==> design/flow/design.v <==
module mux2_1 (input logic in1, in2, se,
				output logic out);
always_comb
begin
	if(se)
	begin
		out = in2;
	end
	else
	begin
		out = in1;
	end
end
endmodule
module mux16_1(input logic in0, in1, in2, in3, in4, in5, in6, in7, in8, in9, in10, in11, in12,
				input logic in13, in14, in15,
				input logic [3:0] se,
				output logic out);
always_comb
begin			
	case(se)
		4'b0000:	out = in0;
		4'b0001:	out = in1;
		4'b0010:	out = in2;
		4'b0011:	out = in3;
		4'b0100:	out = in4;
		4'b0101:	out = in5;
		4'b0110:	out = in6;
		4'b0111:	out = in7;
		4'b1000:	out = in8;
		4'b1001:	out = in9;
		4'b1010:	out = in10;
		4'b1011:	out = in11;
		4'b1100:	out = in12;
		4'b1101:	out = in13;
		4'b1110:	out = in14;
		4'b1111:	out = in15;
	endcase
end
endmodule
module rng (input logic clk, reset,
				output logic [1023:0] out);
logic [239:0] temp, nxt;
always_ff @(posedge clk, negedge reset)
begin
	if (~reset)
	begin
		temp <= '1;
	end
	else
	begin
		temp <= nxt;
	end
end
assign nxt[0] = temp[0] ^ temp[4] ^ temp[20] ^ temp[72] ^ temp[206];   
assign nxt[1] = temp[1] ^ temp[5] ^ temp[21] ^ temp[73] ^ temp[207];   
assign nxt[2] = temp[2] ^ temp[6] ^ temp[22] ^ temp[74] ^ temp[208];   
assign nxt[3] = temp[3] ^ temp[7] ^ temp[23] ^ temp[75] ^ temp[209];   
assign nxt[4] = temp[4] ^ temp[8] ^ temp[24] ^ temp[76] ^ temp[212];   
assign nxt[5] = temp[5] ^ temp[9] ^ temp[25] ^ temp[77] ^ temp[213];   
assign nxt[6] = temp[6] ^ temp[10] ^ temp[26] ^ temp[78] ^ temp[214];   
assign nxt[7] = temp[7] ^ temp[11] ^ temp[27] ^ temp[79] ^ temp[215];   
assign nxt[8] = temp[8] ^ temp[12] ^ temp[28] ^ temp[80] ^ temp[218];   
assign nxt[9] = temp[9] ^ temp[13] ^ temp[29] ^ temp[81] ^ temp[219];   
assign nxt[10] = temp[10] ^ temp[14] ^ temp[30] ^ temp[82] ^ temp[220];   
assign nxt[11] = temp[11] ^ temp[15] ^ temp[31] ^ temp[83] ^ temp[221];   
assign nxt[12] = temp[12] ^ temp[16] ^ temp[32] ^ temp[84] ^ temp[224];   
assign nxt[13] = temp[13] ^ temp[17] ^ temp[33] ^ temp[85] ^ temp[225];   
assign nxt[14] = temp[14] ^ temp[18] ^ temp[34] ^ temp[86] ^ temp[226];   
assign nxt[15] = temp[15] ^ temp[19] ^ temp[35] ^ temp[87] ^ temp[227];   
assign nxt[16] = temp[16] ^ temp[20] ^ temp[36] ^ temp[88] ^ temp[230];   
assign nxt[17] = temp[17] ^ temp[21] ^ temp[37] ^ temp[89] ^ temp[231];   
assign nxt[18] = temp[18] ^ temp[22] ^ temp[38] ^ temp[90] ^ temp[232];   
assign nxt[19] = temp[19] ^ temp[23] ^ temp[39] ^ temp[91] ^ temp[233];   
assign nxt[20] = temp[20] ^ temp[24] ^ temp[40] ^ temp[92] ^ temp[236];   
assign nxt[21] = temp[21] ^ temp[25] ^ temp[41] ^ temp[93] ^ temp[237];   
assign nxt[22] = temp[22] ^ temp[26] ^ temp[42] ^ temp[94] ^ temp[238];   
assign nxt[23] = temp[23] ^ temp[27] ^ temp[43] ^ temp[95] ^ temp[239];   
assign nxt[24] = temp[24] ^ temp[28] ^ temp[44] ^ temp[96];   
assign nxt[25] = temp[25] ^ temp[29] ^ temp[45] ^ temp[97];   
assign nxt[26] = temp[26] ^ temp[30] ^ temp[46] ^ temp[98];   
assign nxt[27] = temp[27] ^ temp[31] ^ temp[47] ^ temp[99];   
assign nxt[28] = temp[28] ^ temp[32] ^ temp[48] ^ temp[100];   
assign nxt[29] = temp[29] ^ temp[33] ^ temp[49] ^ temp[101];   
assign nxt[30] = temp[30] ^ temp[34] ^ temp[50] ^ temp[102];   
assign nxt[31] = temp[31] ^ temp[35] ^ temp[51] ^ temp[103];   
assign nxt[32] = temp[32] ^ temp[36] ^ temp[52] ^ temp[104];   
assign nxt[33] = temp[33] ^ temp[37] ^ temp[53] ^ temp[105];   
assign nxt[34] = temp[34] ^ temp[38] ^ temp[54] ^ temp[106];   
assign nxt[35] = temp[35] ^ temp[39] ^ temp[55] ^ temp[107];   
assign nxt[36] = temp[36] ^ temp[40] ^ temp[56] ^ temp[108];   
assign nxt[37] = temp[37] ^ temp[41] ^ temp[57] ^ temp[109];   
assign nxt[38] = temp[38] ^ temp[42] ^ temp[58] ^ temp[110];   
assign nxt[39] = temp[39] ^ temp[43] ^ temp[59] ^ temp[111];   
assign nxt[40] = temp[40] ^ temp[44] ^ temp[60] ^ temp[112];   
assign nxt[41] = temp[41] ^ temp[45] ^ temp[61] ^ temp[113];   
assign nxt[42] = temp[42] ^ temp[46] ^ temp[62] ^ temp[114];   
assign nxt[43] = temp[43] ^ temp[47] ^ temp[63] ^ temp[115];   
assign nxt[44] = temp[44] ^ temp[48] ^ temp[64] ^ temp[116];   
assign nxt[45] = temp[45] ^ temp[49] ^ temp[65] ^ temp[117];   
assign nxt[46] = temp[46] ^ temp[50] ^ temp[66] ^ temp[118];   
assign nxt[47] = temp[47] ^ temp[51] ^ temp[67] ^ temp[119];   
assign nxt[48] = temp[48] ^ temp[52] ^ temp[68] ^ temp[120];   
assign nxt[49] = temp[49] ^ temp[53] ^ temp[69] ^ temp[121];   
assign nxt[50] = temp[50] ^ temp[54] ^ temp[70] ^ temp[122];   
assign nxt[51] = temp[51] ^ temp[55] ^ temp[71] ^ temp[123];   
assign nxt[52] = temp[52] ^ temp[56] ^ temp[72] ^ temp[124];   
assign nxt[53] = temp[53] ^ temp[57] ^ temp[73] ^ temp[125];   
assign nxt[54] = temp[54] ^ temp[58] ^ temp[74] ^ temp[126];   
assign nxt[55] = temp[55] ^ temp[59] ^ temp[75] ^ temp[127];   
assign nxt[56] = temp[56] ^ temp[60] ^ temp[76] ^ temp[128];   
assign nxt[57] = temp[57] ^ temp[61] ^ temp[77] ^ temp[129];   
assign nxt[58] = temp[58] ^ temp[62] ^ temp[78] ^ temp[130];   
assign nxt[59] = temp[59] ^ temp[63] ^ temp[79] ^ temp[131];   
assign nxt[60] = temp[60] ^ temp[64] ^ temp[80] ^ temp[132];   
assign nxt[61] = temp[61] ^ temp[65] ^ temp[81] ^ temp[133];   
assign nxt[62] = temp[62] ^ temp[66] ^ temp[82] ^ temp[134];   
assign nxt[63] = temp[63] ^ temp[67] ^ temp[83] ^ temp[135];   
assign nxt[64] = temp[64] ^ temp[68] ^ temp[84] ^ temp[136];   
assign nxt[65] = temp[65] ^ temp[69] ^ temp[85] ^ temp[137];   
assign nxt[66] = temp[66] ^ temp[70] ^ temp[86] ^ temp[138];   
assign nxt[67] = temp[67] ^ temp[71] ^ temp[87] ^ temp[139];   
assign nxt[68] = temp[68] ^ temp[72] ^ temp[88] ^ temp[140];   
assign nxt[69] = temp[69] ^ temp[73] ^ temp[89] ^ temp[141];   
assign nxt[70] = temp[70] ^ temp[74] ^ temp[90] ^ temp[142];   
assign nxt[71] = temp[71] ^ temp[75] ^ temp[91] ^ temp[143];   
assign nxt[72] = temp[72] ^ temp[76] ^ temp[92] ^ temp[144];   
assign nxt[73] = temp[73] ^ temp[77] ^ temp[93] ^ temp[145];   
assign nxt[74] = temp[74] ^ temp[78] ^ temp[94] ^ temp[146];   
assign nxt[75] = temp[75] ^ temp[79] ^ temp[95] ^ temp[147];   
assign nxt[76] = temp[76] ^ temp[80] ^ temp[96] ^ temp[148];   
assign nxt[77] = temp[77] ^ temp[81] ^ temp[97] ^ temp[149];   
assign nxt[78] = temp[78] ^ temp[82] ^ temp[98] ^ temp[150];   
assign nxt[79] = temp[79] ^ temp[83] ^ temp[99] ^ temp[151];   
assign nxt[80] = temp[80] ^ temp[84] ^ temp[100] ^ temp[152];   
assign nxt[81] = temp[81] ^ temp[85] ^ temp[101] ^ temp[153];   
assign nxt[82] = temp[82] ^ temp[86] ^ temp[102] ^ temp[154];   
assign nxt[83] = temp[83] ^ temp[87] ^ temp[103] ^ temp[155];   
assign nxt[84] = temp[84] ^ temp[88] ^ temp[104] ^ temp[156];   
assign nxt[85] = temp[85] ^ temp[89] ^ temp[105] ^ temp[157];   
assign nxt[86] = temp[86] ^ temp[90] ^ temp[106] ^ temp[158];   
assign nxt[87] = temp[87] ^ temp[91] ^ temp[107] ^ temp[159];   
assign nxt[88] = temp[88] ^ temp[92] ^ temp[108] ^ temp[160];   
assign nxt[89] = temp[89] ^ temp[93] ^ temp[109] ^ temp[161];   
assign nxt[90] = temp[90] ^ temp[94] ^ temp[110] ^ temp[162];   
assign nxt[91] = temp[91] ^ temp[95] ^ temp[111] ^ temp[163];   
assign nxt[92] = temp[92] ^ temp[96] ^ temp[112] ^ temp[164];   
assign nxt[93] = temp[93] ^ temp[97] ^ temp[113] ^ temp[165];   
assign nxt[94] = temp[94] ^ temp[98] ^ temp[114] ^ temp[166];   
assign nxt[95] = temp[95] ^ temp[99] ^ temp[115] ^ temp[167];   
assign nxt[96] = temp[96] ^ temp[100] ^ temp[116] ^ temp[168];   
assign nxt[97] = temp[97] ^ temp[101] ^ temp[117] ^ temp[169];   
assign nxt[98] = temp[98] ^ temp[102] ^ temp[118] ^ temp[170];   
assign nxt[99] = temp[99] ^ temp[103] ^ temp[119] ^ temp[171];   
assign nxt[100] = temp[100] ^ temp[104] ^ temp[120] ^ temp[172];   
assign nxt[101] = temp[101] ^ temp[105] ^ temp[121] ^ temp[173];   
assign nxt[102] = temp[102] ^ temp[106] ^ temp[122] ^ temp[174];   
assign nxt[103] = temp[103] ^ temp[107] ^ temp[123] ^ temp[175];   
assign nxt[104] = temp[104] ^ temp[108] ^ temp[124] ^ temp[176];   
assign nxt[105] = temp[105] ^ temp[109] ^ temp[125] ^ temp[177];   
assign nxt[106] = temp[106] ^ temp[110] ^ temp[126] ^ temp[178];   
assign nxt[107] = temp[107] ^ temp[111] ^ temp[127] ^ temp[179];   
assign nxt[108] = temp[108] ^ temp[112] ^ temp[128] ^ temp[180];   
assign nxt[109] = temp[109] ^ temp[113] ^ temp[129] ^ temp[181];   
assign nxt[110] = temp[110] ^ temp[114] ^ temp[130] ^ temp[182];   
assign nxt[111] = temp[111] ^ temp[115] ^ temp[131] ^ temp[183];   
assign nxt[112] = temp[112] ^ temp[116] ^ temp[132] ^ temp[184];   
assign nxt[113] = temp[113] ^ temp[117] ^ temp[133] ^ temp[185];   
assign nxt[114] = temp[114] ^ temp[118] ^ temp[134] ^ temp[186];   
assign nxt[115] = temp[115] ^ temp[119] ^ temp[135] ^ temp[187];   
assign nxt[116] = temp[116] ^ temp[120] ^ temp[136] ^ temp[188];   
assign nxt[117] = temp[117] ^ temp[121] ^ temp[137] ^ temp[189];   
assign nxt[118] = temp[118] ^ temp[122] ^ temp[138] ^ temp[190];   
assign nxt[119] = temp[119] ^ temp[123] ^ temp[139] ^ temp[191];   
assign nxt[120] = temp[120] ^ temp[124] ^ temp[140] ^ temp[192];   
assign nxt[121] = temp[121] ^ temp[125] ^ temp[141] ^ temp[193];   
assign nxt[122] = temp[122] ^ temp[126] ^ temp[142] ^ temp[194];   
assign nxt[123] = temp[123] ^ temp[127] ^ temp[143] ^ temp[195];   
assign nxt[124] = temp[124] ^ temp[128] ^ temp[144] ^ temp[196];   
assign nxt[125] = temp[125] ^ temp[129] ^ temp[145] ^ temp[197];   
assign nxt[126] = temp[126] ^ temp[130] ^ temp[146] ^ temp[198];   
assign nxt[127] = temp[127] ^ temp[131] ^ temp[147] ^ temp[199];   
assign nxt[128] = temp[128] ^ temp[132] ^ temp[148] ^ temp[200];   
assign nxt[129] = temp[129] ^ temp[133] ^ temp[149] ^ temp[201];   
assign nxt[130] = temp[130] ^ temp[134] ^ temp[150] ^ temp[202];   
assign nxt[131] = temp[131] ^ temp[135] ^ temp[151] ^ temp[203];   
assign nxt[132] = temp[132] ^ temp[136] ^ temp[152] ^ temp[204];   
assign nxt[133] = temp[133] ^ temp[137] ^ temp[153] ^ temp[205];   
assign nxt[134] = temp[134] ^ temp[138] ^ temp[154] ^ temp[206];   
assign nxt[135] = temp[135] ^ temp[139] ^ temp[155] ^ temp[207];   
assign nxt[136] = temp[136] ^ temp[140] ^ temp[156] ^ temp[210];   
assign nxt[137] = temp[137] ^ temp[141] ^ temp[157] ^ temp[211];   
assign nxt[138] = temp[138] ^ temp[142] ^ temp[158] ^ temp[212];   
assign nxt[139] = temp[139] ^ temp[143] ^ temp[159] ^ temp[213];   
assign nxt[140] = temp[140] ^ temp[144] ^ temp[160] ^ temp[216];   
assign nxt[141] = temp[141] ^ temp[145] ^ temp[161] ^ temp[217];   
assign nxt[142] = temp[142] ^ temp[146] ^ temp[162] ^ temp[218];   
assign nxt[143] = temp[143] ^ temp[147] ^ temp[163] ^ temp[219];   
assign nxt[144] = temp[144] ^ temp[148] ^ temp[164] ^ temp[222];   
assign nxt[145] = temp[145] ^ temp[149] ^ temp[165] ^ temp[223];   
assign nxt[146] = temp[146] ^ temp[150] ^ temp[166] ^ temp[224];   
assign nxt[147] = temp[147] ^ temp[151] ^ temp[167] ^ temp[225];   
assign nxt[148] = temp[148] ^ temp[152] ^ temp[168] ^ temp[228];   
assign nxt[149] = temp[149] ^ temp[153] ^ temp[169] ^ temp[229];   
assign nxt[150] = temp[150] ^ temp[154] ^ temp[170] ^ temp[230];   
assign nxt[151] = temp[151] ^ temp[155] ^ temp[171] ^ temp[231];   
assign nxt[152] = temp[152] ^ temp[156] ^ temp[172] ^ temp[234];   
assign nxt[153] = temp[153] ^ temp[157] ^ temp[173] ^ temp[235];   
assign nxt[154] = temp[154] ^ temp[158] ^ temp[174] ^ temp[236];   
assign nxt[155] = temp[155] ^ temp[159] ^ temp[175] ^ temp[237];   
assign nxt[156] = temp[156] ^ temp[160] ^ temp[176];   
assign nxt[157] = temp[157] ^ temp[161] ^ temp[177];   
assign nxt[158] = temp[158] ^ temp[162] ^ temp[178];   
assign nxt[159] = temp[159] ^ temp[163] ^ temp[179];   
assign nxt[160] = temp[160] ^ temp[164] ^ temp[180];   
assign nxt[161] = temp[161] ^ temp[165] ^ temp[181];   
assign nxt[162] = temp[162] ^ temp[166] ^ temp[182];   
assign nxt[163] = temp[163] ^ temp[167] ^ temp[183];   
assign nxt[164] = temp[164] ^ temp[168] ^ temp[184];   
assign nxt[165] = temp[165] ^ temp[169] ^ temp[185];   
assign nxt[166] = temp[166] ^ temp[170] ^ temp[186];   
assign nxt[167] = temp[167] ^ temp[171] ^ temp[187];   
assign nxt[168] = temp[168] ^ temp[172] ^ temp[188];   
assign nxt[169] = temp[169] ^ temp[173] ^ temp[189];   
assign nxt[170] = temp[170] ^ temp[174] ^ temp[190];   
assign nxt[171] = temp[171] ^ temp[175] ^ temp[191];   
assign nxt[172] = temp[172] ^ temp[176] ^ temp[192];   
assign nxt[173] = temp[173] ^ temp[177] ^ temp[193];   
assign nxt[174] = temp[174] ^ temp[178] ^ temp[194];   
assign nxt[175] = temp[175] ^ temp[179] ^ temp[195];   
assign nxt[176] = temp[176] ^ temp[180] ^ temp[196];   
assign nxt[177] = temp[177] ^ temp[181] ^ temp[197];   
assign nxt[178] = temp[178] ^ temp[182] ^ temp[198];   
assign nxt[179] = temp[179] ^ temp[183] ^ temp[199];   
assign nxt[180] = temp[180] ^ temp[184] ^ temp[200];   
assign nxt[181] = temp[181] ^ temp[185] ^ temp[201];   
assign nxt[182] = temp[182] ^ temp[186] ^ temp[202];   
assign nxt[183] = temp[183] ^ temp[187] ^ temp[203];   
assign nxt[184] = temp[184] ^ temp[188] ^ temp[204];   
assign nxt[185] = temp[185] ^ temp[189] ^ temp[205];   
assign nxt[186] = temp[186] ^ temp[190] ^ temp[206];   
assign nxt[187] = temp[187] ^ temp[191] ^ temp[207];   
assign nxt[188] = temp[188] ^ temp[192] ^ temp[210];   
assign nxt[189] = temp[189] ^ temp[193] ^ temp[211];   
assign nxt[190] = temp[190] ^ temp[194] ^ temp[212];   
assign nxt[191] = temp[191] ^ temp[195] ^ temp[213];   
assign nxt[192] = temp[192] ^ temp[196] ^ temp[216];   
assign nxt[193] = temp[193] ^ temp[197] ^ temp[217];   
assign nxt[194] = temp[194] ^ temp[198] ^ temp[218];   
assign nxt[195] = temp[195] ^ temp[199] ^ temp[219];   
assign nxt[196] = temp[196] ^ temp[200] ^ temp[222];   
assign nxt[197] = temp[197] ^ temp[201] ^ temp[223];   
assign nxt[198] = temp[198] ^ temp[202] ^ temp[224];   
assign nxt[199] = temp[199] ^ temp[203] ^ temp[225];   
assign nxt[200] = temp[200] ^ temp[204] ^ temp[228];   
assign nxt[201] = temp[201] ^ temp[205] ^ temp[229];   
assign nxt[202] = temp[202] ^ temp[206] ^ temp[230];   
assign nxt[203] = temp[203] ^ temp[207] ^ temp[231];   
assign nxt[204] = temp[204] ^ temp[210] ^ temp[234];   
assign nxt[205] = temp[205] ^ temp[211] ^ temp[235];   
assign nxt[206] = temp[206] ^ temp[212] ^ temp[236];   
assign nxt[207] = temp[207] ^ temp[213] ^ temp[237];   
assign nxt[208] = temp[208] ^ temp[214] ^ temp[238];   
assign nxt[209] = temp[209] ^ temp[215] ^ temp[239];   
assign nxt[210] = temp[210] ^ temp[216];   
assign nxt[211] = temp[211] ^ temp[217];   
assign nxt[212] = temp[212] ^ temp[218];   
assign nxt[213] = temp[213] ^ temp[219];   
assign nxt[214] = temp[214] ^ temp[220];   
assign nxt[215] = temp[215] ^ temp[221];   
assign nxt[216] = temp[216] ^ temp[222];   
assign nxt[217] = temp[217] ^ temp[223];   
assign nxt[218] = temp[218] ^ temp[224];   
assign nxt[219] = temp[219] ^ temp[225];   
assign nxt[220] = temp[220] ^ temp[226];   
assign nxt[221] = temp[221] ^ temp[227];   
assign nxt[222] = temp[222] ^ temp[228];   
assign nxt[223] = temp[223] ^ temp[229];   
assign nxt[224] = temp[224] ^ temp[230];   
assign nxt[225] = temp[225] ^ temp[231];   
assign nxt[226] = temp[226] ^ temp[232];   
assign nxt[227] = temp[227] ^ temp[233];   
assign nxt[228] = temp[228] ^ temp[234];   
assign nxt[229] = temp[229] ^ temp[235];   
assign nxt[230] = temp[230] ^ temp[236];   
assign nxt[231] = temp[231] ^ temp[237];   
assign nxt[232] = temp[232] ^ temp[238];   
assign nxt[233] = temp[233] ^ temp[239];   
assign nxt[234] = temp[234];   
assign nxt[235] = temp[235];   
assign nxt[236] = temp[236];   
assign nxt[237] = temp[237];   
assign nxt[238] = temp[238];   
assign nxt[239] = temp[239];   
always_comb
begin
	out = '1;
	out[456] = temp[0];
	out[457] = temp[1];
	out[458] = temp[2];
	out[459] = temp[3];
	out[466] = temp[4];
	out[467] = temp[5];
	out[468] = temp[6];
	out[469] = temp[7];
	out[476] = temp[8];
	out[477] = temp[9];
	out[478] = temp[10];
	out[479] = temp[11];
	out[486] = temp[12];
	out[487] = temp[13];
	out[488] = temp[14];
	out[489] = temp[15];
	out[496] = temp[16];
	out[497] = temp[17];
	out[498] = temp[18];
	out[499] = temp[19];
	out[506] = temp[20];
	out[507] = temp[21];
	out[508] = temp[22];
	out[509] = temp[23];
	out[516] = temp[24];
	out[517] = temp[25];
	out[518] = temp[26];
	out[519] = temp[27];
	out[526] = temp[28];
	out[527] = temp[29];
	out[528] = temp[30];
	out[529] = temp[31];
	out[536] = temp[32];
	out[537] = temp[33];
	out[538] = temp[34];
	out[539] = temp[35];
	out[546] = temp[36];
	out[547] = temp[37];
	out[548] = temp[38];
	out[549] = temp[39];
	out[556] = temp[40];
	out[557] = temp[41];
	out[558] = temp[42];
	out[559] = temp[43];
	out[566] = temp[44];
	out[567] = temp[45];
	out[568] = temp[46];
	out[569] = temp[47];
	out[576] = temp[48];
	out[577] = temp[49];
	out[578] = temp[50];
	out[579] = temp[51];
	out[586] = temp[52];
	out[587] = temp[53];
	out[588] = temp[54];
	out[589] = temp[55];
	out[596] = temp[56];
	out[597] = temp[57];
	out[598] = temp[58];
	out[599] = temp[59];
	out[606] = temp[60];
	out[607] = temp[61];
	out[608] = temp[62];
	out[609] = temp[63];
	out[616] = temp[64];
	out[617] = temp[65];
	out[618] = temp[66];
	out[619] = temp[67];
	out[626] = temp[68];
	out[627] = temp[69];
	out[628] = temp[70];
	out[629] = temp[71];
	out[636] = temp[72];
	out[637] = temp[73];
	out[638] = temp[74];
	out[639] = temp[75];
	out[646] = temp[76];
	out[647] = temp[77];
	out[648] = temp[78];
	out[649] = temp[79];
	out[656] = temp[80];
	out[657] = temp[81];
	out[658] = temp[82];
	out[659] = temp[83];
	out[666] = temp[84];
	out[667] = temp[85];
	out[668] = temp[86];
	out[669] = temp[87];
	out[676] = temp[88];
	out[677] = temp[89];
	out[678] = temp[90];
	out[679] = temp[91];
	out[686] = temp[92];
	out[687] = temp[93];
	out[688] = temp[94];
	out[689] = temp[95];
	out[696] = temp[96];
	out[697] = temp[97];
	out[698] = temp[98];
	out[699] = temp[99];
	out[706] = temp[100];
	out[707] = temp[101];
	out[708] = temp[102];
	out[709] = temp[103];
	out[716] = temp[104];
	out[717] = temp[105];
	out[718] = temp[106];
	out[719] = temp[107];
	out[726] = temp[108];
	out[727] = temp[109];
	out[728] = temp[110];
	out[729] = temp[111];
	out[736] = temp[112];
	out[737] = temp[113];
	out[738] = temp[114];
	out[739] = temp[115];
	out[746] = temp[116];
	out[747] = temp[117];
	out[748] = temp[118];
	out[749] = temp[119];
	out[756] = temp[120];
	out[757] = temp[121];
	out[758] = temp[122];
	out[759] = temp[123];
	out[766] = temp[124];
	out[767] = temp[125];
	out[768] = temp[126];
	out[769] = temp[127];
	out[776] = temp[128];
	out[777] = temp[129];
	out[778] = temp[130];
	out[779] = temp[131];
	out[786] = temp[132];
	out[787] = temp[133];
	out[788] = temp[134];
	out[789] = temp[135];
	out[796] = temp[136];
	out[797] = temp[137];
	out[798] = temp[138];
	out[799] = temp[139];
	out[806] = temp[140];
	out[807] = temp[141];
	out[808] = temp[142];
	out[809] = temp[143];
	out[816] = temp[144];
	out[817] = temp[145];
	out[818] = temp[146];
	out[819] = temp[147];
	out[826] = temp[148];
	out[827] = temp[149];
	out[828] = temp[150];
	out[829] = temp[151];
	out[836] = temp[152];
	out[837] = temp[153];
	out[838] = temp[154];
	out[839] = temp[155];
	out[846] = temp[156];
	out[847] = temp[157];
	out[848] = temp[158];
	out[849] = temp[159];
	out[856] = temp[160];
	out[857] = temp[161];
	out[858] = temp[162];
	out[859] = temp[163];
	out[866] = temp[164];
	out[867] = temp[165];
	out[868] = temp[166];
	out[869] = temp[167];
	out[876] = temp[168];
	out[877] = temp[169];
	out[878] = temp[170];
	out[879] = temp[171];
	out[886] = temp[172];
	out[887] = temp[173];
	out[888] = temp[174];
	out[889] = temp[175];
	out[896] = temp[176];
	out[897] = temp[177];
	out[898] = temp[178];
	out[899] = temp[179];
	out[906] = temp[180];
	out[907] = temp[181];
	out[908] = temp[182];
	out[909] = temp[183];
	out[916] = temp[184];
	out[917] = temp[185];
	out[918] = temp[186];
	out[919] = temp[187];
	out[926] = temp[188];
	out[927] = temp[189];
	out[928] = temp[190];
	out[929] = temp[191];
	out[936] = temp[192];
	out[937] = temp[193];
	out[938] = temp[194];
	out[939] = temp[195];
	out[946] = temp[196];
	out[947] = temp[197];
	out[948] = temp[198];
	out[949] = temp[199];
	out[956] = temp[200];
	out[957] = temp[201];
	out[958] = temp[202];
	out[959] = temp[203];
	out[966] = temp[204];
	out[967] = temp[205];
	out[968] = temp[206];
	out[969] = temp[207];
	out[970] = temp[208];
	out[971] = temp[209];
	out[976] = temp[210];
	out[977] = temp[211];
	out[978] = temp[212];
	out[979] = temp[213];
	out[980] = temp[214];
	out[981] = temp[215];
	out[986] = temp[216];
	out[987] = temp[217];
	out[988] = temp[218];
	out[989] = temp[219];
	out[990] = temp[220];
	out[991] = temp[221];
	out[996] = temp[222];
	out[997] = temp[223];
	out[998] = temp[224];
	out[999] = temp[225];
	out[1000] = temp[226];
	out[1001] = temp[227];
	out[1006] = temp[228];
	out[1007] = temp[229];
	out[1008] = temp[230];
	out[1009] = temp[231];
	out[1010] = temp[232];
	out[1011] = temp[233];
	out[1016] = temp[234];
	out[1017] = temp[235];
	out[1018] = temp[236];
	out[1019] = temp[237];
	out[1020] = temp[238];
	out[1021] = temp[239];
end
endmodule
module d_ff (input logic d, strobe, clk, reset,
			output logic q);
logic strobe_q;
always_ff@(posedge clk, negedge reset)
begin
	if(~reset)
	begin
		q <= 0;
		strobe_q <= 1'b1;
	end
	else
	begin
		strobe_q <= strobe;
		if (strobe & ~strobe_q)
			q <= d;
	end
end
endmodule
module lut_int (input logic in, reset, clk,
				input logic [7:0] challenge,
				output logic out);
logic top_lo, top_hi, top_chain, bottom_lo, bottom_hi, bottom_chain;
logic [1023:0] mem;
rng rng1(.clk(clk), .reset(reset), .out(mem));
mux2_1 t0(.in1(mem[456]), .in2(mem[457]), .se(in), .out(top_lo));
mux2_1 t1(.in1(mem[458]), .in2(mem[459]), .se(in), .out(top_hi));
mux2_1 t2(.in1(top_lo), .in2(top_hi), .se(challenge[7]), .out(top_chain));
mux2_1 b0(.in1(mem[968]), .in2(mem[969]), .se(in), .out(bottom_lo));
mux2_1 b1(.in1(mem[970]), .in2(mem[971]), .se(in), .out(bottom_hi));
mux2_1 b2(.in1(bottom_lo), .in2(bottom_hi), .se(challenge[7]), .out(bottom_chain));
d_ff d0(.d(top_chain), .strobe(bottom_chain), .clk(clk), .reset(reset), .q(out));
endmodule
module chain(input logic [7:0] challenge,
			input logic in, reset, clk,
			output logic [7:0] out_chain);
wire [7:0] temp_chain;
lut_int c1(.in(in), .reset(reset), .clk(clk), .challenge(challenge), .out(temp_chain[0]));
lut_int c2(.in(in), .reset(reset), .clk(clk), .challenge(challenge), .out(temp_chain[1]));
lut_int c3(.in(in), .reset(reset), .clk(clk), .challenge(challenge), .out(temp_chain[2]));
lut_int c4(.in(in), .reset(reset), .clk(clk), .challenge(challenge), .out(temp_chain[3]));
lut_int c5(.in(in), .reset(reset), .clk(clk), .challenge(challenge), .out(temp_chain[4]));
lut_int c6(.in(in), .reset(reset), .clk(clk), .challenge(challenge), .out(temp_chain[5]));
lut_int c7(.in(in), .reset(reset), .clk(clk), .challenge(challenge), .out(temp_chain[6]));
lut_int c8(.in(in), .reset(reset), .clk(clk), .challenge(challenge), .out(temp_chain[7]));
assign out_chain = temp_chain;
endmodule
module lfsr #(parameter size = 8) (input logic clk, en_lfsr, reset,
									input logic [size-1 : 0] in_lfsr,
									output logic [size-1 : 0] out_lfsr);
logic shift;
always_ff@(posedge clk, negedge reset)
begin
	if(~reset)
	begin
		out_lfsr <= '0;
		shift <= 1'b0;
	end
	else
	begin
		if (en_lfsr)
		begin
			shift <= out_lfsr[7] ^ out_lfsr[6] ^ out_lfsr[5] ^ out_lfsr[0];
			out_lfsr <= {shift, out_lfsr[size-2:0]};
		end
		else
		begin
			out_lfsr <= in_lfsr;
		end
	end
end
endmodule
module arbiter_puf #(parameter challenge_size = 8, response_width = 24)
					(input logic [challenge_size-1 : 0] challenge,
					input logic clk, reset,
					output logic [response_width-1 : 0] response);
logic [challenge_size-1 : 0] out_lfsr;
logic [31:0] out_muxchain;
logic temp_out_mux1, temp_out_mux2;
logic out_mux1, out_mux2, en;
logic [7:0] count;
logic temp_comp;
logic [response_width-1 : 0] temp_response;
lfsr #(challenge_size) lfsr1(.clk(clk), .en_lfsr(en), .reset(reset), .in_lfsr(challenge), .out_lfsr(out_lfsr));
logic [7:0] out_chain0, out_chain1;
chain c0 (.in(en), .clk(clk), .reset(reset), .challenge(out_lfsr), .out_chain(out_chain0));
chain c1 (.in(en), .clk(clk), .reset(reset), .challenge(out_lfsr), .out_chain(out_chain1));
assign out_muxchain[7:0] = out_chain0;
assign out_muxchain[15:8] = out_chain1;
assign out_muxchain[31:16] = '0;
mux16_1 m3(.in0(out_muxchain[0]), .in1(out_muxchain[1]), .in2(out_muxchain[2]), .in3(out_muxchain[3]), .in4(out_muxchain[4]), .in5(out_muxchain[5]), .in6(out_muxchain[6]), .in7(out_muxchain[7]), .in8(out_muxchain[8]), .in9(out_muxchain[9]), .in10(out_muxchain[10]), .in11(out_muxchain[11]), .in12(out_muxchain[12]), .in13(out_muxchain[13]), .in14(out_muxchain[14]), .in15(out_muxchain[15]), .se(out_lfsr[3:0]), .out(temp_out_mux1)); 
mux16_1 m4(.in0(out_muxchain[16]), .in1(out_muxchain[17]), .in2(out_muxchain[18]), .in3(out_muxchain[19]), .in4(out_muxchain[20]), .in5(out_muxchain[21]), .in6(out_muxchain[22]), .in7(out_muxchain[23]), .in8(out_muxchain[24]), .in9(out_muxchain[25]), .in10(out_muxchain[26]), .in11(out_muxchain[27]), .in12(out_muxchain[28]), .in13(out_muxchain[29]), .in14(out_muxchain[30]), .in15(out_muxchain[31]), .se(out_lfsr[7:4]), .out(temp_out_mux2));
assign  out_mux1 = temp_out_mux1;
assign  out_mux2 = temp_out_mux2;
always_ff@(posedge clk, negedge reset)
begin:SEQ
	if(~reset)
	begin
		count <= '0;
		temp_response <= '0;
		temp_comp <= '0;
		response <= '0;
		en <= 0;
	end
	else
	begin
		if(count < response_width)
		begin
			if(out_mux1 > out_mux2)
			begin
				temp_comp <= 1;
			end
			else
			begin
				temp_comp <= 0;
			end
			temp_response <= {temp_comp, temp_response[response_width-1 : 1]};
			count <= count + 1;
			en <= 1;
		end
		else if (count == response_width)
		begin
			en <= 0;
			response <= temp_response;
			count <= '0;
		end
	end
end
endmodule
==> design/flow/run.sh <==
#!/bin/bash
# the make line also repeats each setting of config.mk as NAME=value (left out here)
make -C /OpenROAD-flow-scripts/flow DESIGN_CONFIG=/design/flow/config.mk WORK_HOME=/design/flow/orfs CLKGATE_MAP_FILE= finish
==> design/flow/config.mk <==
export PLATFORM = sky130hd
export DESIGN_NAME = arbiter_puf
export DESIGN_NICKNAME = arbiter_puf
export VERILOG_FILES = /design/flow/design.v
export SDC_FILE = /design/flow/constraint.sdc
export NUM_CORES = 4
export LEC_CHECK = 0
export CAP_MARGIN = 35
export CELL_PAD_IN_SITES_DETAIL_PLACEMENT = 0
export CELL_PAD_IN_SITES_GLOBAL_PLACEMENT = 1
export CORE_MARGIN = 5
export CORE_UTILIZATION = 46
export CTS_CLUSTER_SIZE = 20
export GPL_ROUTABILITY_DRIVEN = 0
export GPL_TIMING_DRIVEN = 1
export MAX_ROUTING_LAYER = met4
export MIN_ROUTING_LAYER = met2
export PLACE_DENSITY = 0.73
export SETUP_SLACK_MARGIN = 0.15
export SLEW_MARGIN = 35
==> design/flow/constraint.sdc <==
create_clock -name core_clock -period 6.32 [get_ports {clk}]
set_input_delay 1.2640 -clock core_clock [delete_from_list [all_inputs] [get_ports {clk}]]
set_output_delay 1.2640 -clock core_clock [all_outputs]
set_load 0.01 [all_outputs]
==> results.py, run 1 <==
# Physical implementation metrics
metrics = {
    "power": {
        "powerClk_uw": 26400,
        "swShare": 0.218,
        "cell_internal_pwr_uw": 40600,
        "power.switching_uw": 11400,
        "seqPwrFrac": 0.479,
        "pwr-share-comb": 0.013,
        "power_density_nw_per_um2": 246,
        "power_leader": "the clock network",
        "ir_worst_vdd_mv": 0.210,
        "seq_power_uw": 24900,
        "p_leak_uw": 0.0798,
        "power_combinational_uw": 690,
        "p_clk_frac": 0.508,
    },
    "critical_path": {
        "path_class": "flip-flop to output pin",
        "cp_num_cells": 1,
        "slowest_delay_ns": 0.57,
        "worstPathCellList": "clkdlybuf4s50_1",
        "worst_setup_path_start_kind": "flip-flop",
        "crit_start": "response[6]$_DFFE_PN0P_",
        "r2r_setup_slack_ns": 3.63,
        "cp_slowest_cell": "clkdlybuf4s50_1",
        "r2r_start": "en$_DFFE_PN0P_",
        "reg2reg_to": "c1.c1.d0.q$_DFFE_PN0P_",
        "cp_num_buf_inv": 1,
        "ff2ff_path_depth": 5,
        "worstPathRequired_ns": 5.06,
        "cp_top_family": "buffers and inverters",
        "worstPathMaxFanout": 2,
        "worst-endpoint-arrival_ns": 1.97,
        "endpoint": "response[6]",
        "end_kind": "output pin",
    },
    "synth": {
        "fa_ha_area_frac": 0.000132,
        "top_area_cell": "dfstp_2",
        "yosys-top-cells-count": "xnor2_1 (7,268), dfstp_2 (3,760), xor2_1 (2,400), clkbuf_1 (374), inv_1 (98)",
        "flop_cell": "dfstp_2",
        "edf_count": 0,
        "ys_types": 34,
        "netlist_area_sq_um": 190000,
        "postSynthSeqShare": 0.532,
        "logic_family": "XOR/XNOR gates",
        "syn_nets": 14200,
        "ys.warnings.count": 6,
        "topCellsByArea": "dfstp_2 (52%), xnor2_1 (34%), xor2_1 (11%)",
        "ys.flops": 3842,
        "top_cell_area_share": 0.521,
        "compound_area_frac": 0.000468,
        "synth-cells-yosys": 14200,
        "synth_cells": 14200,
        "mux_area_frac": 0.00764,
        "ys_area_sq_um": 190000,
        "synth_top_cell_by_count": "xnor2_1",
        "simple_gate_share": 0.00315,
        "syn_avg_cell_area_sq_um": 13.3,
        "async_flop_share": 1.00,
        "ys_sh_xor": 0.446,
    },
    "timing": {
        "hold_ws_ns": 0.446,
        "max_slew_margin": 0.423,
        "final.setup.tns_ns": 0,
        "rsz0062_at_grt": "false",
        "finalSetupViolCount": 0,
        "tightest_slew_ns": 0.866,
        "fmax_mhz": 309,
        "finClkSkew_ns": 0.0415,
        "finalCritPeriodShare": 0.512,
        "min_period_ns": 3.23,
        "hold_violations": 0,
        "slew_viol_final": 0,
    },
    "cts": {
        "cts_max_level": 5,
        "cts-hold-fix-buffers": 0,
        "clock_path_buffers": 4,
        "clkTransAtPathRegs_ns": 0.06,
        "root_buffer": "clkbuf_16",
        "cts_tree": "built",
        "numCtsBuffers": 436,
        "cts_resized": 0,
        "clkLatencyLatePin_ns": 0.99,
        "postCtsSetupBuffers": 0,
        "clock_sinks": 3842,
    },
    "placement": {
        "dp_hpwl_um": 213000,
        "io_buffer_count": 32,
    },
    "route": {
        "detail_route.wirelength_um": 324000,
        "drc": 0,
        "drt_iter0_markers": 5933,
        "firstDrtPassIters": 5,
        "routedWlPerCell_um": 16.1,
        "viasPerCell": 6.05,
        "vias": 122000,
        "ant_nets": 0,
    },
    "global_routing": {
        "grt_max_degree": 168,
        "grt_pass1_wl_um": 539000,
        "track_usage": 0.238,
        "grt_overflow_total": 0,
        "antenna_found_initial": 3,
        "grt_pass1_vias": 149000,
    },
    "flow_run": {
        "drv_cap": 0,
        "warning_count": 88,
    },
    "floorplanning": {
        "std_cell_rows": 235,
        "dieWidth_um": 652,
        "fp_util": 0.462,
        "die_y_um": 652,
        "core_sq_um": 410000,
        "die-area_sq_um": 425000,
        "io_pins": 34,
    },
    "finish": {
        "final_nets": 14400,
        "final_util": 0.515,
        "syn_to_final_growth_pct": 11.4,
    },
    "hold_path": {
        "hp-class": "input port to async pin",
    },
    "outcome": {
        "outcome": "no timing/DRC/antenna violations",
    },
}
==> per-stage QoR <==
| step | std cells | total power (uW) | setup WS [ns] | cell area (sq um) |
|---|---|---|---|---|
| 2_1_floorplan | 14200 | 25200 | 4.65 | 190000 |
| 3_3_place_gp | 19400 | 25900 | 3.27 | 196000 |
| 3_5_place_dp | 19400 | 25900 | 3.28 | 196000 |
| 4_1_cts | 20200 | 52700 | 3.00 | 211000 |
| 5_1_grt | 20200 | 53900 | 3.00 | 211000 |
| 6_report | 20200 | 52000 | 3.09 | 211000 |
==> cell type report <==
class,count,area (sq um)
antenna,28,70.1
clock buffer,648,13000
clock inverter,164,1990
fill,35400,199000
inverter,98,368
multi-input combinational,9878,86900
sequential,3842,101000
tap,5451,6820
timing repair buffer,99,1290
==> layer usage <==
| layer | up-vias | wire length, um | global-route usage |
|---|---|---|---|
| met5 | - | 0 | - |
| met4 | 0 | 8600 | 0.0351 |
| met3 | 709 | 133000 | 0.316 |
| met2 | 30100 | 183000 | 0.273 |
| met1 | 48300 | 0 | - |
| li1 | 43200 | - | - |
==> run 2: changes to the inputs <==
- ABC_AREA: unset -> 1
- CAP_MARGIN: 35 -> 20
- CELL_PAD_IN_SITES_DETAIL_PLACEMENT: 0 -> unset
- CELL_PAD_IN_SITES_GLOBAL_PLACEMENT: 1 -> unset
- CORE_MARGIN: 5 -> 2
- CORE_UTILIZATION: 46 -> 72
- CTS_CLUSTER_SIZE: 20 -> 99
- GPL_ROUTABILITY_DRIVEN: 0 -> unset
- GPL_TIMING_DRIVEN: 1 -> unset
- MAX_ROUTING_LAYER: met4 -> unset
- MIN_ROUTING_LAYER: met2 -> unset
- PLACE_DENSITY: 0.73 -> unset
- SETUP_SLACK_MARGIN: 0.15 -> unset
- SLEW_MARGIN: 35 -> 20
- TNS_END_PERCENT: unset -> 15
- clock period: 6.32 -> 4.03 ns (I/O delays scaled with it)
==> run 2 against run 1 <==
  * Final cell count is 8.6% lower
  * Wire length increased by 0.26%
  * Critical path depth did not move
  * Clock skew shrank 0.014 ns
  * Non-clock buffer count increased by 54
  * Utilization up 27 points
  * Cell area fell by 2.0%
  * Highest routed layer unchanged
==> results.py, run 2 <==
# Physical implementation metrics
metrics = {
    "outcome": {
        "outcome": "no timing/DRC/antenna violations",
    },
    "placement": {
        "gp_congestion": 0.795,
        "io_buffer_count": 32,
        "dp_hpwl_um": 225000,
        "placed_cell_area_sq_um": 194000,
    },
    "finish": {
        "logic_area_sq_um": 86600,
        "seq_area_sq_um": 101000,
        "syn_to_final_growth_pct": 8.94,
        "fin_area_sq_um": 207000,
        "fillers": 16200,
        "final_nets": 14700,
    },
    "floorplanning": {
        "io_pins": 34,
        "die-area_sq_um": 268000,
        "fp_util": 0.724,
        "dieWidth_um": 518,
        "core_sq_um": 263000,
        "die_y_um": 518,
        "std_cell_rows": 188,
    },
    "route": {
        "ant_nets": 0,
        "firstDrtPassIters": 8,
        "detail_route.wirelength_um": 325000,
        "routedWlPerCell_um": 17.6,
        "drc": 0,
        "drt_iter0_markers": 3745,
        "viasPerCell": 5.07,
        "vias": 93500,
    },
    "synth": {
        "synth-cells-yosys": 14500,
        "simple_gate_share": 0.00399,
        "syn_avg_cell_area_sq_um": 13.1,
        "ys_area_sq_um": 190000,
        "synth_cells": 14500,
        "async_flop_share": 1.00,
        "top_cell_area_share": 0.520,
        "edf_count": 0,
        "postSynthSeqShare": 0.530,
        "mux_area_frac": 0,
        "top_area_cell": "dfstp_2",
        "synth_top_cell_by_count": "xnor2_1",
        "yosys-top-cells-count": "xnor2_1 (6,530), dfstp_2 (3,760), xor2_1 (3,138), clkbuf_1 (285), inv_1 (192)",
        "logic_family": "XOR/XNOR gates",
        "fa_ha_area_frac": 0.000132,
        "topCellsByArea": "dfstp_2 (52%), xnor2_1 (30%), xor2_1 (14%)",
        "ys.flops": 3842,
        "ys_sh_xor": 0.445,
        "ys_types": 29,
        "flop_cell": "dfstp_2",
        "ys.warnings.count": 6,
        "compound_area_frac": 0.00616,
        "syn_nets": 14500,
        "netlist_area_sq_um": 190000,
    },
    "cts": {
        "clkLatencyLatePin_ns": 0.92,
        "cts_max_level": 5,
        "clkTransAtPathRegs_ns": 0.06,
        "cts_tree": "built",
        "numCtsBuffers": 391,
        "root_buffer": "clkbuf_16",
        "postCtsSetupBuffers": 0,
        "clock_sinks": 3842,
        "clock_path_buffers": 4,
        "cts_resized": 0,
    },
    "critical_path": {
        "ff2ff_path_depth": 4,
        "reg2reg_to": "en$_DFFE_PN0P_",
        "r2r_setup_slack_ns": 1.71,
        "worstPathCellList": "clkdlybuf4s50_1",
        "cp_num_cells": 1,
        "worstPathRequired_ns": 3.22,
        "path_class": "flip-flop to output pin",
        "cp_slowest_cell": "clkdlybuf4s50_1",
        "r2r_start": "count[5]$_DFFE_PN0P_",
        "endpoint": "response[15]",
        "worst_setup_path_start_kind": "flip-flop",
        "crit_start": "response[15]$_DFFE_PN0P_",
        "cp_num_buf_inv": 1,
        "end_kind": "output pin",
        "slowest_delay_ns": 0.56,
        "worstPathMaxFanout": 2,
        "cp_top_family": "buffers and inverters",
        "worst-endpoint-arrival_ns": 1.83,
    },
    "timing": {
        "finalCritPeriodShare": 0.655,
        "min_period_ns": 2.64,
        "max_slew_margin": 0.288,
        "final.setup.tns_ns": 0,
        "rsz0062_at_grt": "false",
        "finalSetupViolCount": 0,
        "fmax_mhz": 379,
        "finClkSkew_ns": 0.0272,
        "tightest_slew_ns": 1.06,
        "slew_viol_final": 0,
        "hold_violations": 0,
    },
    "power": {
        "p_clk_frac": 0.472,
        "powerClk_uw": 36200,
        "power_density_nw_per_um2": 370,
        "cell_internal_pwr_uw": 60500,
        "power.switching_uw": 16200,
        "power_combinational_uw": 1590,
        "seqPwrFrac": 0.507,
        "pwr-share-comb": 0.021,
        "power_leader": "registers",
        "swShare": 0.211,
        "ir_worst_vdd_mv": 0.481,
        "seq_power_uw": 38900,
        "p_leak_uw": 0.0799,
    },
    "hold_path": {
        "hp-class": "flip-flop to flip-flop",
        "min_path_cells": 0,
        "hp-start": "count[5]$_DFFE_PN0P_",
        "whs_endpoint": "count[5]$_DFFE_PN0P_",
    },
    "global_routing": {
        "grt_max_degree": 132,
        "antenna_found_initial": 7,
        "grt_overflow_total": 0,
        "grt_pass1_wl_um": 554000,
        "grt_pass1_vias": 104000,
        "track_usage": 0.248,
    },
    "flow_run": {
        "warning_count": 50,
        "drv_cap": 0,
    },
}
run 2: final cells by class:
type | instances | share of cell area
repair buffers | 153 | 0.00808
flip-flops and latches | 3842 | 0.487
well taps | 3515 | 0.0212
multi-input cells | 10100 | 0.418
diodes | 7 | 0.0000846
clock buffers | 597 | 0.0565
inverters | 194 | 0.00354
clock inverters | 99 | 0.00530
run 2: layer usage:
metal | wire length, um | share of wire | GRT usage
met1 | 151000 | 0.47 | 0.354
met2 | 160000 | 0.49 | 0.414
met3 | 7170 | 0.022 | 0.0239
met4 | 6710 | 0.021 | 0.0561
met5 | 0 | 0 | 0
run 2: metrics by stage:
stage               worst slack, ns  instances  utilization  hold WS (ns)  total power (uW)
finish                         1.39      18500        0.789         0.434             76700
global route                   1.32      18500        0.789         0.444             79200
CTS                            1.31      18500        0.789         0.430             77500
detailed placement             1.78      17800        0.740         0.422             41100
global placement               1.78      17800        0.740         0.419             41000
floorplan                      2.71      14500            -         0.436             39900
run 2: timing repair:
action | CTS | global route
hold buffers | 1 | 0
hold endpoints to repair | 2 | 0
endpoints found under the setup margin | 0 | 0
==> run 3: changes to the inputs <==
- ABC_AREA: 1 -> unset
- CORE_UTILIZATION: 72 -> 66
- CTS_CLUSTER_SIZE: 99 -> unset
- SETUP_SLACK_MARGIN: unset -> 1.62
- TNS_END_PERCENT: 15 -> unset
- clock period: 4.03 -> 5.89 ns (I/O delays scaled with it)
==> run 3 against run 2 <==
  * Cell area increased by 0.27%
  * Via count decreased by 3.0%
  * Area after synthesis decreased by 0.24%
  * Largest cell class unchanged
  * Setup slack improved by 1.5 ns
  * Clock power decreased by 28%
  * Register-to-register slack improved by 1.5 ns
  * Die size increased by 8.8%
==> results.py, run 3 <==
# Physical implementation metrics
metrics = {
    "critical_path": {
        "cp_num_buf_inv": 1,
        "cp_num_cells": 1,
        "ff2ff_path_depth": 4,
        "slowest_delay_ns": 0.56,
        "reg2reg_to": "c0.c3.d0.q$_DFFE_PN0P_",
        "r2r_setup_slack_ns": 3.16,
        "cp_top_family": "buffers and inverters",
        "crit_start": "response[9]$_DFFE_PN0P_",
        "worst_setup_path_start_kind": "flip-flop",
        "worst-endpoint-arrival_ns": 1.83,
        "path_class": "flip-flop to output pin",
        "endpoint": "response[9]",
        "r2r_start": "en$_DFFE_PN0P_",
        "worstPathMaxFanout": 2,
        "worstPathCellList": "clkdlybuf4s50_1",
        "worstPathRequired_ns": 4.71,
        "cp_slowest_cell": "clkdlybuf4s50_1",
        "end_kind": "output pin",
    },
    "synth": {
        "yosys-top-cells-count": "xnor2_1 (7,268), dfstp_2 (3,760), xor2_1 (2,400), clkbuf_1 (374), inv_1 (98)",
        "ys.warnings.count": 6,
        "topCellsByArea": "dfstp_2 (52%), xnor2_1 (34%), xor2_1 (11%)",
        "netlist_area_sq_um": 190000,
        "ys_sh_xor": 0.446,
        "simple_gate_share": 0.00315,
        "ys.flops": 3842,
        "edf_count": 0,
        "syn_avg_cell_area_sq_um": 13.3,
        "async_flop_share": 1.00,
        "fa_ha_area_frac": 0.000132,
        "top_cell_area_share": 0.521,
        "synth_cells": 14200,
        "synth_top_cell_by_count": "xnor2_1",
        "ys_types": 34,
        "compound_area_frac": 0.000468,
        "synth-cells-yosys": 14200,
        "syn_nets": 14200,
        "mux_area_frac": 0.00764,
        "postSynthSeqShare": 0.532,
        "ys_area_sq_um": 190000,
        "flop_cell": "dfstp_2",
        "top_area_cell": "dfstp_2",
        "logic_family": "XOR/XNOR gates",
    },
    "timing": {
        "slew_viol_final": 0,
        "hold_ws_ns": 0.381,
        "rsz0062_at_grt": "false",
        "finClkSkew_ns": 0.0186,
        "tightest_slew_ns": 1.08,
        "hold_violations": 0,
        "max_slew_margin": 0.258,
        "min_period_ns": 3.01,
        "finalSetupViolCount": 0,
        "final.setup.tns_ns": 0,
        "finalCritPeriodShare": 0.511,
        "fmax_mhz": 332,
    },
    "power": {
        "power_density_nw_per_um2": 257,
        "ir_worst_vdd_mv": 0.327,
        "cell_internal_pwr_uw": 42500,
        "seqPwrFrac": 0.498,
        "p_leak_uw": 0.0791,
        "pwr-share-comb": 0.014,
        "power_combinational_uw": 765,
        "powerClk_uw": 26100,
        "power_leader": "registers",
        "p_clk_frac": 0.488,
        "seq_power_uw": 26600,
        "power.switching_uw": 11000,
        "swShare": 0.205,
    },
    "global_routing": {
        "grt_overflow_total": 0,
        "grt_pass1_vias": 101000,
        "grt_pass1_wl_um": 531000,
        "antenna_found_initial": 8,
        "grt_max_degree": 187,
        "track_usage": 0.218,
    },
    "placement": {
        "gp_congestion": 0.769,
        "placed_cell_area_sq_um": 194000,
        "io_buffer_count": 32,
        "dp_hpwl_um": 210000,
    },
    "route": {
        "routedWlPerCell_um": 16.7,
        "topRoutingLayerUsed": "met4",
        "firstDrtPassIters": 4,
        "ant_nets": 0,
        "met3_length_um": 6640,
        "wl_met1_um": 143000,
        "vias": 90800,
        "wl_met2_um": 151000,
        "drc": 0,
        "detail_route.wirelength_um": 307000,
        "viasPerCell": 4.93,
        "drt_iter0_markers": 3287,
    },
    "floorplanning": {
        "die-area_sq_um": 292000,
        "dieWidth_um": 540,
        "std_cell_rows": 196,
        "fp_util": 0.664,
        "io_pins": 34,
        "die_y_um": 540,
        "core_sq_um": 285000,
    },
    "finish": {
        "fin_area_sq_um": 208000,
        "final_nets": 14300,
        "syn_to_final_growth_pct": 9.50,
    },
    "cts": {
        "cts-hold-fix-buffers": 0,
        "clkLatencyLatePin_ns": 0.92,
        "clock_sinks": 3842,
        "clkTransAtPathRegs_ns": 0.06,
        "cts_resized": 0,
        "cts_tree": "built",
        "postCtsSetupBuffers": 0,
        "numCtsBuffers": 401,
        "cts_max_level": 5,
        "clock_path_buffers": 4,
        "root_buffer": "clkbuf_16",
    },
    "outcome": {
        "outcome": "no timing/DRC/antenna violations",
    },
    "flow_run": {
        "warning_count": 62,
        "drv_cap": 0,
    },
    "hold_path": {
        "hp-class": "input port to async pin",
    },
}
run 3: area by class of cell:
type	instances	area, sq um
sequential	3842	101000
multi-input combinational	9878	86800
fill	19400	77800
clock buffer	614	12200
tap	3762	4710
clock inverter	111	1530
timing repair buffer	109	1210
inverter	98	368
antenna	2	5.00
run 3: through the flow:
step	std cells	total power [uW]	utilization	setup WS, ns
floorplan	14200	27100	-	4.22
global placement	17700	27800	0.679	3.02
detailed placement	17700	27800	0.680	2.97
CTS	18400	54100	0.727	2.79
global route	18400	55300	0.728	2.80
finish	18400	53500	0.728	2.88
run 3: metal layers:
layer	global-route usage	vias to the layer above
met3	0.0222	438
met2	0.365	625
met1	0.306	46200
met4	0.0505	0
met5	0	-
li1	-	43500
==> run 4: changes to the inputs <==
- CELL_PAD_IN_SITES_DETAIL_PLACEMENT: unset -> 0
- CELL_PAD_IN_SITES_GLOBAL_PLACEMENT: unset -> 0
- CORE_ASPECT_RATIO: unset -> 1.02
- CORE_UTILIZATION: 66 -> 72
- CTS_CLUSTER_SIZE: unset -> 70
- GPL_TIMING_DRIVEN: unset -> 1
- MAX_ROUTING_LAYER: unset -> met5
- MIN_ROUTING_LAYER: unset -> met1
- PLACE_DENSITY_LB_ADDON: unset -> 0.0
- SETUP_SLACK_MARGIN: 1.62 -> 0.67
- SLEW_MARGIN: 20 -> 40
- clock period: 5.89 -> 2.25 ns (I/O delays scaled with it)
==> run 4 against run 3 <==
  * Sequential cell count unchanged
  * Non-clock buffer count increased by 97
  * Critical path depth unchanged
  * Register-to-register slack got worse by 2.8 ns
  * Sequential share of layout area decreased by 0.066 points
  * Via count increased by 1.6%
  * First-iteration DRC count increased by 4.5%
  * Clock power increased to 2.5 times the previous value
  * Sequential power increased to 2.6 times the previous value
  * Synthesized cell count unchanged
  * Combinational power increased to 2.9 times the previous value
  * Setup slack got worse by 2.6 ns
  * Critical path type unchanged
  * Critical endpoint is now response[8]
==> results.py, run 4 <==
# Physical implementation metrics
metrics = {
    "critical_path": {
        "reg2reg_to": "c1.c4.d0.q$_DFFE_PN0P_",
        "crit_start": "response[8]$_DFFE_PN0P_",
        "worstPathRequired_ns": 1.80,
        "worst-endpoint-arrival_ns": 1.49,
        "worst_setup_path_start_kind": "flip-flop",
        "r2r_setup_slack_ns": 0.33,
        "worstPathCellList": "buf_2",
        "path_class": "flip-flop to output pin",
        "slowest_delay_ns": 0.42,
        "end_kind": "output pin",
        "cp_slowest_cell": "dfrtp_1",
        "worstPathMaxFanout": 2,
        "cp_num_buf_inv": 1,
        "ff2ff_path_depth": 5,
        "r2r_start": "en$_DFFE_PN0P_",
        "endpoint": "response[8]",
        "cp_num_cells": 1,
        "cp_top_family": "flip-flops",
    },
    "floorplanning": {
        "die_y_um": 522,
        "core_sq_um": 262000,
        "io_pins": 34,
        "fp_util": 0.723,
        "dieWidth_um": 512,
        "std_cell_rows": 190,
        "die-area_sq_um": 268000,
    },
    "route": {
        "drc": 0,
        "ant_nets": 0,
        "detail_route.wirelength_um": 316000,
        "drt_iter0_markers": 3436,
        "viasPerCell": 5.07,
        "vias": 92300,
        "firstDrtPassIters": 5,
        "routedWlPerCell_um": 17.4,
    },
    "finish": {
        "finalNonFillerCells": 18200,
        "syn_to_final_growth_pct": 9.66,
        "final_nets": 14400,
        "fillers": 15800,
        "logic_area_sq_um": 86800,
        "seq_area_sq_um": 101000,
        "fin_area_sq_um": 208000,
        "final_util": 0.792,
    },
    "synth": {
        "top_area_cell": "dfstp_2",
        "async_flop_share": 1.00,
        "ys_area_sq_um": 190000,
        "ys.flops": 3842,
        "topCellsByArea": "dfstp_2 (52%), xnor2_1 (34%), xor2_1 (11%)",
        "ys.warnings.count": 6,
        "syn_avg_cell_area_sq_um": 13.3,
        "flop_cell": "dfstp_2",
        "fa_ha_area_frac": 0.000132,
        "compound_area_frac": 0.000468,
        "top_cell_area_share": 0.521,
        "ys_sh_xor": 0.446,
        "synth-cells-yosys": 14200,
        "postSynthSeqShare": 0.532,
        "ys_types": 34,
        "yosys-top-cells-count": "xnor2_1 (7,268), dfstp_2 (3,760), xor2_1 (2,400), clkbuf_1 (374), inv_1 (98)",
        "synth_cells": 14200,
        "netlist_area_sq_um": 190000,
        "synth_top_cell_by_count": "xnor2_1",
        "mux_area_frac": 0.00764,
        "logic_family": "XOR/XNOR gates",
        "syn_nets": 14200,
        "simple_gate_share": 0.00315,
        "edf_count": 0,
    },
    "global_routing": {
        "antenna_found_initial": 7,
        "grt_overflow_total": 0,
        "grt_pass1_vias": 104000,
        "grt_max_degree": 148,
        "track_usage": 0.243,
        "grt_pass1_wl_um": 542000,
    },
    "cts": {
        "root_buffer": "clkbuf_16",
        "clock_path_buffers": 4,
        "cts_tree": "built",
        "clkTransAtPathRegs_ns": 0.06,
        "cts_max_level": 5,
        "clkLatencyLatePin_ns": 0.92,
        "numCtsBuffers": 391,
        "clock_sinks": 3842,
    },
    "power": {
        "power_density_nw_per_um2": 665,
        "power_leader": "registers",
        "powerClk_uw": 66300,
        "pwr-share-comb": 0.016,
        "ir_worst_vdd_mv": 0.635,
        "p_clk_frac": 0.480,
        "p_leak_uw": 0.0796,
        "seqPwrFrac": 0.504,
        "swShare": 0.208,
        "cell_internal_pwr_uw": 109000,
        "power_combinational_uw": 2220,
        "power.switching_uw": 28700,
        "seq_power_uw": 69600,
    },
    "placement": {
        "io_buffer_count": 32,
        "placed_cell_area_sq_um": 194000,
        "dp_hpwl_um": 216000,
        "gp_congestion": 0.793,
        "post-place-cells": 17400,
    },
    "timing": {
        "finClkSkew_ns": 0.0243,
        "hold_ws_ns": 0.149,
        "finalSetupViolCount": 0,
        "slew_viol_final": 0,
        "rsz0062_at_grt": "true",
        "hold_violations": 0,
        "fmax_mhz": 515,
        "final.setup.tns_ns": 0,
        "finalCritPeriodShare": 0.863,
        "tightest_slew_ns": 0.742,
        "min_period_ns": 1.94,
        "max_slew_margin": 0.506,
    },
    "hold_path": {
        "whs_endpoint": "lfsr1.out_lfsr[6]$_DFFE_PN0N_",
        "min_path_cells": 2,
        "hp-start": "challenge[6]",
        "hp-class": "input port to flip-flop",
    },
    "flow_run": {
        "drv_cap": 0,
        "warning_count": 41,
    },
    "outcome": {
        "outcome": "no timing/DRC/antenna violations",
    },
}
[run 4: final cells by class]
cell class,count,area share
antenna,4,0.0000481
clock buffer,586,0.0571
clock inverter,122,0.00661
inverter,98,0.00177
multi-input combinational,9878,0.418
sequential,3842,0.485
tap,3456,0.0208
timing repair buffer,206,0.0112
[run 4: through the flow]
| step | power [uW] | setup slack, ns |
|---|---|---|
| 6_report | 138000 | 0.308 |
| 4_1_cts | 140000 | 0.249 |
| 5_1_grt | 143000 | 0.278 |
| 3_5_place_dp | 72900 | 0.236 |
| 2_1_floorplan | 70900 | 0.616 |
| 3_3_place_gp | 72800 | 0.294 |
[run 4: routing by layer]
| metal | vias to the layer above | wire length, um | track usage |
|---|---|---|---|
| met5 | - | 33 | 0 |
| met4 | 4 | 7470 | 0.0634 |
| met3 | 463 | 8030 | 0.0292 |
| met2 | 760 | 159000 | 0.413 |
| met1 | 47400 | 142000 | 0.334 |
| li1 | 43700 | - | - |
[run 4: timing repair]
item                       CTS  global route
pin swaps                    2             2
hold endpoints to repair   141             0
gates resized              128            15
hold buffers                 1             0
buffers inserted            23            17
setup endpoints to repair   65            70
cloned                       2             1
==> run 5: changes to the inputs <==
- CAP_MARGIN: 20 -> 40
- CELL_PAD_IN_SITES_DETAIL_PLACEMENT: 0 -> unset
- CELL_PAD_IN_SITES_GLOBAL_PLACEMENT: 0 -> unset
- CORE_ASPECT_RATIO: 1.02 -> unset
- CTS_CLUSTER_DIAMETER: unset -> 359
- CTS_CLUSTER_SIZE: 70 -> 19
- GPL_TIMING_DRIVEN: 1 -> unset
- MAX_ROUTING_LAYER: met5 -> unset
- MIN_ROUTING_LAYER: met1 -> unset
- SETUP_SLACK_MARGIN: 0.67 -> 0.49
- SLEW_MARGIN: 40 -> 20
- clock period: 2.25 -> 2.15 ns (I/O delays scaled with it)
==> run 5 against run 4 <==
  * Still clean on timing, DRC and antenna
  * Via count is 2.0% lower
  * Sequential power is 4.7% higher
  * Sequential cell count is the same
  * Die size unchanged
  * Sequential share of layout area grew 1.6 points
  * Critical path type is now flip-flop to flip-flop
  * Largest cell class unchanged
  * Largest power group unchanged
==> results.py, run 5 <==
# Physical implementation metrics
metrics = {
    "outcome": {
        "outcome": "no timing/DRC/antenna violations",
    },
    "timing": {
        "slew_viol_final": 0,
        "final.setup.tns_ns": 0,
        "finalSetupViolCount": 0,
        "fin_ws_ns": 0.260,
        "finalCritPeriodShare": 0.879,
        "max_slew_margin": 0.557,
        "min_period_ns": 1.89,
        "finClkSkew_ns": 0.0408,
        "rsz0062_at_grt": "true",
        "fmax_mhz": 529,
        "hold_ws_ns": 0.138,
        "tightest_slew_ns": 0.665,
        "hold_violations": 0,
    },
    "placement": {
        "placed_cell_area_sq_um": 195000,
        "dp_hpwl_um": 222000,
        "pre_cts_slack_ns": 0.237,
        "io_buffer_count": 32,
        "gp_congestion": 0.797,
    },
    "synth": {
        "ys_types": 34,
        "flop_cell": "dfstp_2",
        "syn_avg_cell_area_sq_um": 13.3,
        "top_area_cell": "dfstp_2",
        "mux_area_frac": 0.00764,
        "postSynthSeqShare": 0.532,
        "topCellsByArea": "dfstp_2 (52%), xnor2_1 (34%), xor2_1 (11%)",
        "ys_area_sq_um": 190000,
        "netlist_area_sq_um": 190000,
        "edf_count": 0,
        "ys_sh_xor": 0.446,
        "synth_top_cell_by_count": "xnor2_1",
        "ys.flops": 3842,
        "synth_cells": 14200,
        "synth-cells-yosys": 14200,
        "ys.warnings.count": 6,
        "simple_gate_share": 0.00315,
        "async_flop_share": 1.00,
        "fa_ha_area_frac": 0.000132,
        "logic_family": "XOR/XNOR gates",
        "syn_nets": 14200,
        "top_cell_area_share": 0.521,
        "compound_area_frac": 0.000468,
        "yosys-top-cells-count": "xnor2_1 (7,268), dfstp_2 (3,760), xor2_1 (2,400), clkbuf_1 (374), inv_1 (98)",
    },
    "power": {
        "ir_worst_vdd_mv": 0.755,
        "power_leader": "registers",
        "cell_internal_pwr_uw": 92700,
        "p_clk_frac": 0.359,
        "p_leak_uw": 0.0762,
        "powerClk_uw": 42200,
        "seq_power_uw": 72900,
        "seqPwrFrac": 0.619,
        "p_total_uw": 118000,
        "power.switching_uw": 24900,
        "power_density_nw_per_um2": 584,
        "power_combinational_uw": 2560,
        "pwr-share-comb": 0.022,
        "swShare": 0.212,
    },
    "global_routing": {
        "grt_max_degree": 106,
        "grt_pass1_wl_um": 532000,
        "track_usage": 0.241,
        "grt_overflow_total": 0,
        "grt_pass1_vias": 101000,
        "antenna_found_initial": 9,
    },
    "route": {
        "routedWlPerCell_um": 17.4,
        "drc": 0,
        "detail_route.wirelength_um": 310000,
        "drt_iter0_markers": 3751,
        "ant_nets": 0,
        "firstDrtPassIters": 5,
        "vias": 90400,
        "viasPerCell": 5.07,
    },
    "floorplanning": {
        "dieWidth_um": 517,
        "die-area_sq_um": 268000,
        "std_cell_rows": 188,
        "io_pins": 34,
        "die_y_um": 517,
        "core_sq_um": 262000,
        "fp_util": 0.723,
    },
    "critical_path": {
        "worst_setup_path_start_kind": "flip-flop",
        "worstPathRequired_ns": 2.92,
        "slowest_delay_ns": 0.55,
        "r2r_setup_slack_ns": 0.26,
        "ff2ff_path_depth": 4,
        "end_kind": "flip-flop",
        "r2r_start": "en$_DFFE_PN0P_",
        "cp_slowest_cell": "dfrtp_4",
        "worst-endpoint-arrival_ns": 2.66,
        "reg2reg_to": "c1.c2.d0.q$_DFFE_PN0P_",
        "worstPathMaxFanout": 6,
        "crit_start": "en$_DFFE_PN0P_",
        "path_class": "flip-flop to flip-flop",
        "cp_num_cells": 4,
        "endpoint": "c1.c2.d0.q$_DFFE_PN0P_",
        "cp_num_buf_inv": 1,
        "cp_top_family": "multiplexers",
        "worstPathCellList": "buf_16 -> mux4_2 -> nor2b_4 -> mux2_4",
    },
    "hold_path": {
        "hp-class": "input port to flip-flop",
        "hp-start": "challenge[2]",
        "min_path_cells": 2,
        "whs_endpoint": "lfsr1.out_lfsr[2]$_DFFE_PN0N_",
    },
    "finish": {
        "fin_area_sq_um": 201000,
        "fillers": 16800,
        "final_nets": 14300,
        "syn_to_final_growth_pct": 6.16,
    },
    "cts": {
        "root_buffer": "clkbuf_16",
        "clock_sinks": 3842,
        "clkTransAtPathRegs_ns": 0.08,
        "clock_path_buffers": 4,
        "clkLatencyLatePin_ns": 0.91,
        "numCtsBuffers": 228,
        "cts_max_level": 4,
        "cts_tree": "built",
    },
    "flow_run": {
        "warning_count": 38,
        "drv_cap": 0,
    },
}
run 5: routing by layer:
| metal | track usage | vias to the layer above | share of wire |
|---|---|---|---|
| met5 | 0 | - | 0 |
| met2 | 0.406 | 533 | 0.50 |
| met1 | 0.339 | 46400 | 0.46 |
| met3 | 0.0237 | 341 | 0.020 |
| li1 | - | 43100 | - |
| met4 | 0.0573 | 0 | 0.023 |
run 5: cell type report:
type,count,area [sq um],area share
well taps,3515,4400,0.0218
flip-flops and latches,3842,101000,0.501
diodes,5,12.5,0.0000621
repair buffers,241,2910,0.0144
clock buffers,265,5910,0.0293
clock inverters,4,42.5,0.000211
inverters,98,368,0.00183
multi-input cells,9878,86800,0.431
run 5: stage by stage:
| stage | util | std cells |
|---|---|---|
| after CTS | 0.767 | 17800 |
| after floorplan | - | 14200 |
| after global routing | 0.768 | 17800 |
| final | 0.768 | 17800 |
| after detailed placement | 0.744 | 17500 |
| after global placement | 0.744 | 17500 |
run 5: repair_timing:
item / 4_1_cts / 5_1_grt
gates resized: 121 / 12
setup endpoints to repair: 55 / 65
pin swaps: 1 / 0
setup buffers: 19 / 5
cloned: 3 / 0
hold buffers: 1 / 0
hold endpoints to repair: 114 / 0
Power figures rest on the tool's default switching activity, not on a simulated workload.
